==> run Z <==
Design mult16_top, start of the top module:
module mult16_top (
  input         clk,
  input  [15:0] a,
  input  [15:0] b,
  output [31:0] p
);
Settings: LEC_CHECK=0, ABC_AREA=0, CAP_MARGIN=15, CORE_MARGIN=2, CORE_UTILIZATION=70, CTS_CLUSTER_DIAMETER=275, CTS_CLUSTER_SIZE=39, HOLD_SLACK_MARGIN=-0.07, SETUP_SLACK_MARGIN=0.83, SLEW_MARGIN=20; clock period 7.17 ns.
run.sh (not shown) runs the stock make flow with config.mk's settings and CLKGATE_MAP_FILE=.
==> run E (differences from run Z) <==
Settings changed: ABC_AREA 0 to 1, CAP_MARGIN 15 to 20, CORE_UTILIZATION 70 to 72, CTS_CLUSTER_DIAMETER 275 to unset, CTS_CLUSTER_SIZE 39 to unset, HOLD_SLACK_MARGIN -0.07 to unset, PLACE_DENSITY_LB_ADDON set to 0.14, SETUP_SLACK_MARGIN 0.83 to unset.
==> flow/constraint.sdc (replaced) <==
create_clock -name core_clock -period 9.28 [get_ports {clk}]
set_input_delay 1.8560 -clock core_clock [delete_from_list [all_inputs] [get_ports {clk}]]
set_output_delay 1.8560 -clock core_clock [all_outputs]
set_load 0.01 [all_outputs]
==> run H (differences from run Z) <==
Settings changed: ABC_AREA 0 to 1, CAP_MARGIN 15 to 20, CORE_UTILIZATION 70 to 72, CTS_CLUSTER_DIAMETER 275 to unset, CTS_CLUSTER_SIZE 39 to unset, HOLD_SLACK_MARGIN -0.07 to unset, SETUP_SLACK_MARGIN 0.83 to 1.19.
==> flow/constraint.sdc (replaced) <==
create_clock -name core_clock -period 6.15 [get_ports {clk}]
set_input_delay 1.2300 -clock core_clock [delete_from_list [all_inputs] [get_ports {clk}]]
set_output_delay 1.2300 -clock core_clock [all_outputs]
set_load 0.01 [all_outputs]
==> run G (differences from run Z) <==
Settings changed: ABC_AREA 0 to 1, CAP_MARGIN 15 to 20, CORE_UTILIZATION 70 to 72, CTS_CLUSTER_DIAMETER 275 to unset, CTS_CLUSTER_SIZE 39 to unset, HOLD_SLACK_MARGIN -0.07 to unset, PLACE_DENSITY_LB_ADDON set to 0.14, SETUP_SLACK_MARGIN 0.83 to unset.
==> flow/constraint.sdc (replaced) <==
create_clock -name core_clock -period 9.75 [get_ports {clk}]
set_input_delay 1.9500 -clock core_clock [delete_from_list [all_inputs] [get_ports {clk}]]
set_output_delay 1.9500 -clock core_clock [all_outputs]
set_load 0.01 [all_outputs]
==> qor summary <==
| quantity | run G | run E | run Z | run H |
|---|---|---|---|---|
| Status | failed layout checks | failed layout checks | failed layout checks | failed layout checks |
| Layout check failures | negative setup slack | negative setup slack | negative setup slack | negative setup slack |
| Non-filler instance count after layout | 936 | 938 | 897 | 950 |
| Die extent in x | 109.6 µm | 109.6 µm | 108.9 µm | 109.6 µm |
| Routed length on met2 | 8.196 mm | 7.833 mm | 6.960 mm | 7.873 mm |
| Fmax | 80.09 MHz | 80.02 MHz | 80.00 MHz | 80.00 MHz |
| Total half-perimeter wirelength after legalization and detailed placement | 10.99 mm | 10.91 mm | 10.13 mm | 10.97 mm |
| Multi-input gate area in the final layout | 5813 µm² | 5803 µm² | 5904 µm² | 5936 µm² |
| Average detailed-routed wire length per instance | 14.82 µm | 14.47 µm | 13.76 µm | 14.25 µm |
| Met1 usage | 28.97% | 29.30% | 28.16% | 28.15% |
| Largest net degree at the start of global routing | 17 | 17 | 17 | 15 |
| Share of the core filled with cells | 82.65% | 82.64% | 82.03% | 83.93% |
| Setup total negative slack | -16.92 ns | -22.12 ns | -53.15 ns | -72.17 ns |
| Number of global-route vias before repair | 5598 | 5483 | 5138 | 5433 |

* * *

==> 06-08: inputs <==
mult16_top again, from the RTL that the note above started with.
export LEC_CHECK = 0
export ABC_AREA = 0
export CAP_MARGIN = 40
export CELL_PAD_IN_SITES_DETAIL_PLACEMENT = 0
export CORE_ASPECT_RATIO = 0.71
export CORE_MARGIN = 2
export CORE_UTILIZATION = 72
export CTS_CLUSTER_SIZE = 93
export HOLD_SLACK_MARGIN = -0.08
export MAX_ROUTING_LAYER = met5
export PLACE_DENSITY = 0.64
export SETUP_SLACK_MARGIN = 0.96
export SLEW_MARGIN = 20
create_clock -name core_clock -period 12.1 [get_ports {clk}]
==> 02-28 (differences from 06-08) <==
Settings changed: ABC_AREA 0 to not set, CAP_MARGIN 40 to 20, CELL_PAD_IN_SITES_DETAIL_PLACEMENT 0 to not set, CORE_ASPECT_RATIO 0.71 to not set, CORE_UTILIZATION 72 to 40, CTS_CLUSTER_SIZE 93 to not set, HOLD_SLACK_MARGIN -0.08 to not set, MAX_ROUTING_LAYER met5 to not set, PLACE_DENSITY 0.64 to not set, SETUP_SLACK_MARGIN 0.96 to not set.
==> flow/constraint.sdc (replaced) <==
create_clock -name core_clock -period 14.2 [get_ports {clk}]
set_input_delay 2.8400 -clock core_clock [delete_from_list [all_inputs] [get_ports {clk}]]
set_output_delay 2.8400 -clock core_clock [all_outputs]
set_load 0.01 [all_outputs]
==> run summary <==
Flow results.

- The setup violation total in the final timing report is 3.
- The most frequent cell on the critical path is fa_2.
- The flow ran to the end, but the layout failed its checks.
- The timing report shows that the slowest cell on the worst path is fa_2.
- For the final database, setup skew stands at 0.0106 ns.
- The final worst slack is -0.384 ns.
- The checks that failed were negative setup slack.
That was 06-08.
==> run summary <==
Flow results.

- The flow ran to the end and the layout has no timing, DRC or antenna violations.
- The report lists the number of cells resized after CTS as 0.
- Between clock sinks in the finished design, the worst skew comes to 0.00884 ns.
- The worst-path cell with the longest stage delay is fa_1.
- In the post-route analysis, the smallest setup slack over all paths is 0.517 ns.
- In this design, the critical path's most frequently occurring cell is fa_1.
That was 02-28.

* * *

==> job 7554: inputs <==
mult16_top again, from the RTL that the note above started with.
// mult16_top
module mult16_top (
  input         clk,
  input  [15:0] a,
  input  [15:0] b,
  output [31:0] p
);
clock: 3.75 ns
lec_check: 0
cap_margin: 20
core_margin: 2
core_utilization: 70
place_density: 0.35
setup_slack_margin: 1.11
slew_margin: 20
==> job 7513 (differences from job 7554) <==
Settings changed: CORE_UTILIZATION 70 to 40, PLACE_DENSITY 0.35 to default, SETUP_SLACK_MARGIN 1.11 to -1.48, TNS_END_PERCENT from default to 15.
==> flow/constraint.sdc (replaced) <==
create_clock -name core_clock -period 15.0 [get_ports {clk}]
set_input_delay 3.0000 -clock core_clock [delete_from_list [all_inputs] [get_ports {clk}]]
set_output_delay 3.0000 -clock core_clock [all_outputs]
set_load 0.01 [all_outputs]
==> results <==
Against job 7513, the utilization of job 7554 is higher by 40 points.
Against job 7513, the setup slack of job 7554 is worse by 9.7 ns.
Job 7554 completed, yet does not pass: negative setup slack. Job 7513 produced a clean layout.
Against job 7513, the via count of job 7554 is larger by about 8%.
In job 7554 the maximum frequency is larger than in job 7513, by about 12%.
Between job 7513 and job 7554, the lower count of clock-buffer cells in the layout is in job 7513 (gap 1).

* * *

==> exp/harbor <==
mult16_top again, from the RTL that the note above started with.
export LEC_CHECK = 0
export CAP_MARGIN = 25
export CELL_PAD_IN_SITES_DETAIL_PLACEMENT = 2
export CORE_MARGIN = 2
export CORE_UTILIZATION = 55
export CTS_CLUSTER_SIZE = 68
export MAX_ROUTING_LAYER = met4
export PLACE_DENSITY_LB_ADDON = 0.1
export SLEW_MARGIN = 20
create_clock -name core_clock -period 20.3 [get_ports {clk}]
==> exp/lagoon: changes against exp/harbor <==
ABC_AREA = 1   (was unset)
CAP_MARGIN = 20   (was 25)
CELL_PAD_IN_SITES_DETAIL_PLACEMENT = unset   (was 2)
CORE_UTILIZATION = 68   (was 55)
CTS_CLUSTER_SIZE = unset   (was 68)
MAX_ROUTING_LAYER = unset   (was met4)
PLACE_DENSITY_LB_ADDON = unset   (was 0.1)
==> flow/constraint.sdc (replaced) <==
create_clock -name core_clock -period 21.7 [get_ports {clk}]
set_input_delay 4.3400 -clock core_clock [delete_from_list [all_inputs] [get_ports {clk}]]
set_output_delay 4.3400 -clock core_clock [all_outputs]
set_load 0.01 [all_outputs]
==> comparison table <==
                                                                          exp/harbor                exp/lagoon
Post-synthesis cell count from yosys                                             674                       733
Most common cell in the netlist                                sky130_fd_sc_hd__fa_1  sky130_fd_sc_hd__nand2_1
Share of synthesized cell area in and, or, nand and nor gates                  0.139                     0.120
Count of mapped cells out of synthesis                                           674                       733
Routability Congestion                                                         0.763                     0.790
Post-synth top area share                                                      0.582                     0.559
Post-synth seq share                                                           0.166                     0.160
Die Area                                                                  0.0150 mm2                0.0127 mm2
Post-placement setup slack                                                   5.77 ns                   7.53 ns
Area fraction in compound gates after synthesis                                    0                         0
Placed cell areas                                                        0.00818 mm2               0.00816 mm2
Width of the die                                                              122 um                    113 um
Starting Density                                                               0.560                     0.700
Adders+Majority by Area                                                        0.608                     0.584
Die boundary height                                                           122 um                    113 um
Number of synthesized flops with an enable pin                                     0                         0
Number of standard-cell rows in the floorplan                                     43                        39
Synthesized area per cell                                                   11.4 um2                  10.9 um2
Post-synthesis cell area                                                 0.00771 mm2               0.00802 mm2
Estimated wirelength of the detail-placed design                            18400 um                   9970 um
Area of the placeable core                                                0.0138 mm2                0.0115 mm2
Leading area contributor after synthesis                       sky130_fd_sc_hd__fa_1     sky130_fd_sc_hd__fa_1
Run status                                                            did not finish  timing/DRC/antenna clean
Failing step                                                                 4_1_cts                         -
Mapped Nets                                                                      947                      1006
Yosys stat area                                                          0.00771 mm2               0.00802 mm2

* * *

==> inputs of run Y <==
mult16_top again, from the RTL that the note above started with.
## mult16_top
module mult16_top (
  input         clk,
  input  [15:0] a,
  input  [15:0] b,
  output [31:0] p
);
  reg  [15:0] a_r, b_r;
  reg  [31:0] p_r;
  wire [31:0] o;
  multiplier_16bit u_mul (.a(a_r), .b(b_r), .o(o));
  always @(posedge clk) begin
    a_r <= a;
    b_r <= b;
    p_r <= o;
  end
  assign p = p_r;
endmodule
make LEC_CHECK=0 ABC_AREA=1 CAP_MARGIN=5 CORE_MARGIN=2 CORE_UTILIZATION=58 CTS_CLUSTER_DIAMETER=328 CTS_CLUSTER_SIZE=98 PLACE_DENSITY_LB_ADDON=0.3 SLEW_MARGIN=20 TNS_END_PERCENT=85 finish   # period 15.0 ns
==> inputs of run B, as changes to run Y <==
==> flow/config.mk (replaced) <==
export PLATFORM = sky130hd
export DESIGN_NAME = mult16_top
export DESIGN_NICKNAME = mult16_top
export VERILOG_FILES = /design/flow/design.v
export SDC_FILE = /design/flow/constraint.sdc
export NUM_CORES = 4
export LEC_CHECK = 0
export CAP_MARGIN = 0
export CORE_ASPECT_RATIO = 0.5
export CORE_MARGIN = 2
export CORE_UTILIZATION = 40
export SETUP_SLACK_MARGIN = -1.43
export SLEW_MARGIN = 20
export TNS_END_PERCENT = 20
==> comparison <==
Sequential cell count is the same in run Y and run B. Against run Y, the non-clock buffer count of run B is higher by 1. In run Y the clock skew is lower than in run B, by 5.9 ps. Between run B and run Y, the lower clock-buffer cell count is in run B (gap 1). Run B completed with no timing, DRC or antenna violations. Run Y passed the timing, DRC and antenna checks. Via count: run Y is higher than run B (about 4%).
